job 101:
Design alu_top, start of the top module:
module alu_top (
    input             clk,
    input      [15:0] a,
    input      [15:0] b,
    input      [2:0]  opcode,
    input      [1:0]  mode,
    output reg [31:0] result,
    output reg        eq
);
Size: ~70 flip-flops, roughly 71 I/O pins.
clock: 77.7 ns
lec_check: 0
cap_margin: 0
core_margin: 2
core_utilization: 72
hold_slack_margin: -0.08
place_density: 0.65
slew_margin: 20
run.sh (not shown) runs the stock make flow with config.mk's settings and CLKGATE_MAP_FILE=.
clock tree synthesis: job 101 exited with error
### job 101 -> job 102
--- a/flow/config.mk
+++ b/flow/config.mk
@@ -6,8 +6,6 @@
 export NUM_CORES = 4
 export LEC_CHECK = 0
-export CAP_MARGIN = 0
+export CAP_MARGIN = 20
 export CORE_MARGIN = 2
-export CORE_UTILIZATION = 72
-export HOLD_SLACK_MARGIN = -0.08
-export PLACE_DENSITY = 0.65
+export CORE_UTILIZATION = 40
 export SLEW_MARGIN = 20
==> flow/constraint.sdc <==
create_clock -name core_clock -period 87.1 [get_ports {clk}]
set_input_delay 17.4200 -clock core_clock [delete_from_list [all_inputs] [get_ports {clk}]]
set_output_delay 17.4200 -clock core_clock [all_outputs]
set_load 0.01 [all_outputs]
### Flow results
- Job 102: PASS, flow complete, no timing, DRC or antenna violations
- Going from job 101 to job 102, async set-reset flop share out of synthesis closely matched the old numbers; core outline area shows an increase of 40000 sq um; standard cell area after detailed placement lost 13%; chip area from the yosys synthesis statistics held steady; cell count after placement lower.
- Job 102 — chip footprint about 80% higher, job 101 as reference

---

Setup of JK:
The RTL this note starts from:
==> flow/design.v <==
module alu_top (
    input             clk,
    input      [15:0] a,
    input      [15:0] b,
    input      [2:0]  opcode,
    input      [1:0]  mode,
    output reg [31:0] result,
    output reg        eq
);
    reg [15:0] a_q;
    reg [15:0] b_q;
    reg [2:0]  opcode_q;
    reg [1:0]  mode_q;
    wire [31:0] alu_out;
    wire        alu_eq;
    ALU u_alu (.a(a_q), .b(b_q), .opcode(opcode_q), .mode(mode_q),
               .outALU(alu_out), .eq(alu_eq));
    always @(posedge clk) begin
        a_q      <= a;
        b_q      <= b;
        opcode_q <= opcode;
        mode_q   <= mode;
        result   <= alu_out;
        eq       <= alu_eq;
    end
endmodule

`timescale 1ns / 1ps
module logic_unit(a,b,opcode,outlu,eq);
input [15:0] a;
input [15:0] b;
input [2:0] opcode;
output [31:0] outlu;
output eq;
reg [31:0] outlu;
reg eq;
always@(a,b,opcode)
begin
	case(opcode)
	3'b000: outlu = {16'h0000, (a & b)};
	3'b001: outlu = {16'h0000, (a | b)};
	3'b010: outlu = {16'h0000, (a ^ b)};
	3'b011: outlu = {16'h0000, (~ a)};	
	default outlu = 32'h00000000;
	endcase
end
always@(a,b)
begin
	if( a == b) begin
	eq = 1;
	end
	else begin
	eq = 0;
	end
end
endmodule
`timescale 1ns / 1ps
module arith(a,b,opcode,outau);
input [15:0] a;
input [15:0] b;
input [2:0] opcode;
output [31:0] outau;
reg [31:0] outau;
always@(a,b,opcode)
begin
	case(opcode)
	3'b000: outau = {16'h0000, a + b};
	3'b001: outau = a * b;
	3'b010: if (a > b) begin
		outau = a - b;
		end
		else begin
		outau = b - a;
		end
	3'b011: if (a > b) begin
		outau = (b == 16'h0000) ? 32'hFFFFFFFF : a / b;
		end
		else begin
		outau = (a == 16'h0000) ? 32'hFFFFFFFF : b / a;
		end
	3'b100: outau = a + 1;
	3'b101: outau = a - 1;
	default outau = 32'h00000000;
	endcase
end
endmodule
`timescale 1ns / 1ps
module crypto(a,opcode,outcu);
input [15:0] a;
input [2:0] opcode;
output reg [31:0] outcu;
integer i;
always@(a,opcode)
begin
	outcu = 32'h00000000;
	case(opcode)
    3'b000: outcu = (a>>1) ^ a;
    3'b001: begin
        for (i=0; i<16; i=i+1) begin
        outcu[i] = ^(a>>i);  
    end
    end
	default outcu = 32'h00000000;
	endcase
end   
endmodule
`timescale 1ns / 1ps
module ALU( a, b, opcode, mode, outALU, eq);
input [15:0] a;
input [15:0] b;
input [2:0] opcode;
input [1:0] mode;
output [31:0] outALU;
output  eq;
reg [31:0] outALU;
reg eq;
wire [31:0] outau;
wire [31:0] outlu;
wire [31:0] outcu;
wire teq;
arith a1 (.a(a), .b(b), .opcode(opcode), .outau(outau));
logic_unit l1 (.a(a), .b(b), .opcode(opcode), .outlu(outlu), .eq(teq));
crypto d1 (.a(a),.opcode(opcode), .outcu(outcu));
always@(*)
begin
	if(mode == 2'b00) begin
	outALU = outlu;
	end
	else if (mode == 2'b01) begin
	outALU = outau;
	end
	else if (mode == 2'b10) begin
	outALU = outcu;
	end
	else begin
	outALU = 32'h00000000;
	end
	eq = teq;
end
endmodule
make LEC_CHECK=0 ABC_AREA=1 CAP_MARGIN=20 CORE_MARGIN=2 CORE_UTILIZATION=71 CTS_CLUSTER_DIAMETER=298 CTS_CLUSTER_SIZE=100 PLACE_DENSITY=0.36 SETUP_SLACK_MARGIN=5.0 SLEW_MARGIN=20 TNS_END_PERCENT=10 finish   # period 48.4 ns
JK: it failed during 4_1_cts, and the tool reported DPL-0038.
The inputs of MS differ from those of JK as listed below.
==> flow/config.mk <==
export PLATFORM = sky130hd
export DESIGN_NAME = alu_top
export DESIGN_NICKNAME = alu_top
export VERILOG_FILES = /design/flow/design.v
export SDC_FILE = /design/flow/constraint.sdc
export NUM_CORES = 4
export LEC_CHECK = 0
export CAP_MARGIN = 20
export CORE_MARGIN = 2
export CORE_UTILIZATION = 26
export SLEW_MARGIN = 20
==> flow/constraint.sdc <==
create_clock -name core_clock -period 87.1 [get_ports {clk}]
set_input_delay 17.4200 -clock core_clock [delete_from_list [all_inputs] [get_ports {clk}]]
set_output_delay 17.4200 -clock core_clock [all_outputs]
set_load 0.01 [all_outputs]
### Flow results
Every stage of the flow completed for MS, and the final layout passed the timing, DRC and antenna checks. MS vs JK — fraction of the mapped netlist area in compound gates rose 11 points. From JK to MS the numbers moved as follows: vertical die size increased about 60%; worst slack at placement increased 28.63 ns; post-synthesis xor/xnor area fraction decreased 1.0 points; adder and majority gate portion of the synthesized area increased 1.7 points. Looking only at simple-gate portion of the synthesized area, and setting everything else aside, the lower value of MS and JK goes to MS.
For AL, these inputs were changed with respect to MS:
diff --git a/flow/config.mk b/flow/config.mk
--- a/flow/config.mk
+++ b/flow/config.mk
@@ -8,4 +8,6 @@
 export CAP_MARGIN = 20
 export CORE_MARGIN = 2
-export CORE_UTILIZATION = 26
+export CORE_UTILIZATION = 72
+export CTS_CLUSTER_DIAMETER = 333
+export MAX_ROUTING_LAYER = met4
 export SLEW_MARGIN = 20
==> flow/constraint.sdc <==
create_clock -name core_clock -period 83.8 [get_ports {clk}]
set_input_delay 16.7600 -clock core_clock [delete_from_list [all_inputs] [get_ports {clk}]]
set_output_delay 16.7600 -clock core_clock [all_outputs]
set_load 0.01 [all_outputs]
## What came out
On horizontal extent of the die: AL sits below MS.
Of MS and AL, the run reporting the lower row count was AL.
In the flow results for MS and AL, the starting utilization of the core area is larger on AL.
Measured against AL, the routability congestion estimate of MS comes out at 0.837 times the reference value.
| setup fix buffers added after clock tree synthesis | lower: MS |
MS -> AL: post-cts sizing count increased by more than half
Of MS and AL, only MS finishes the flow clean.
Modified inputs, TR compared to AL
diff --git a/flow/config.mk b/flow/config.mk
--- a/flow/config.mk
+++ b/flow/config.mk
@@ -8,6 +8,6 @@
 export CAP_MARGIN = 20
 export CORE_MARGIN = 2
-export CORE_UTILIZATION = 72
-export CTS_CLUSTER_DIAMETER = 333
+export CORE_UTILIZATION = 70
+export CTS_CLUSTER_DIAMETER = 363
 export MAX_ROUTING_LAYER = met4
 export SLEW_MARGIN = 20
TR ran in full, but the layout does not pass; the checks complain about setup timing. | detailed placer's ending HPWL | TR vs AL | 0.64% higher |. TR vs AL: count of placed standard cells including taps up slightly. TR vs AL — row count climbed slightly. Per the comparison of TR with AL, pre-CTS setup slack shrank by 0.018 ns, number of gates given a new drive strength after cts fell by 6, post-CTS setup repair buffer count rose by 35. Total cell area at the placement stage, TR and AL: lower on AL. From TR to AL, portion of the post-synthesis area used by sequential elements did not move at all. TR vs. AL: die area went up by about 2.8%.
diff inputs: TR => PW
diff --git a/flow/config.mk b/flow/config.mk
--- a/flow/config.mk
+++ b/flow/config.mk
@@ -8,6 +8,4 @@
 export CAP_MARGIN = 20
 export CORE_MARGIN = 2
-export CORE_UTILIZATION = 70
-export CTS_CLUSTER_DIAMETER = 363
-export MAX_ROUTING_LAYER = met4
+export CORE_UTILIZATION = 58
 export SLEW_MARGIN = 20
==> flow/constraint.sdc <==
create_clock -name core_clock -period 73.8 [get_ports {clk}]
set_input_delay 14.7600 -clock core_clock [delete_from_list [all_inputs] [get_ports {clk}]]
set_output_delay 14.7600 -clock core_clock [all_outputs]
set_load 0.01 [all_outputs]
[summary]
Sort TR and PW by setup fix buffers added after clock tree synthesis asc -> top: TR. Comparing TR against PW, there is no change at all in number of standard cells after synthesis. Looking at area after detailed placement, PW sits above TR. From PW to TR, chip area in the Yosys report did not move at all. Pre-CTS setup slack for PW: 5.73 ns down relative to TR. PW did not finish; a tool error ended it in 5_1_grt. NOTE: HPWL after detailed placement in PW exceeds that of TR. Comparing TR and PW, the lower die extent in y is on TR. Diff TR -> PW: area of the core region increased 22%; overall chip area rose 20%; overall die width shows an increase of 9.7%.
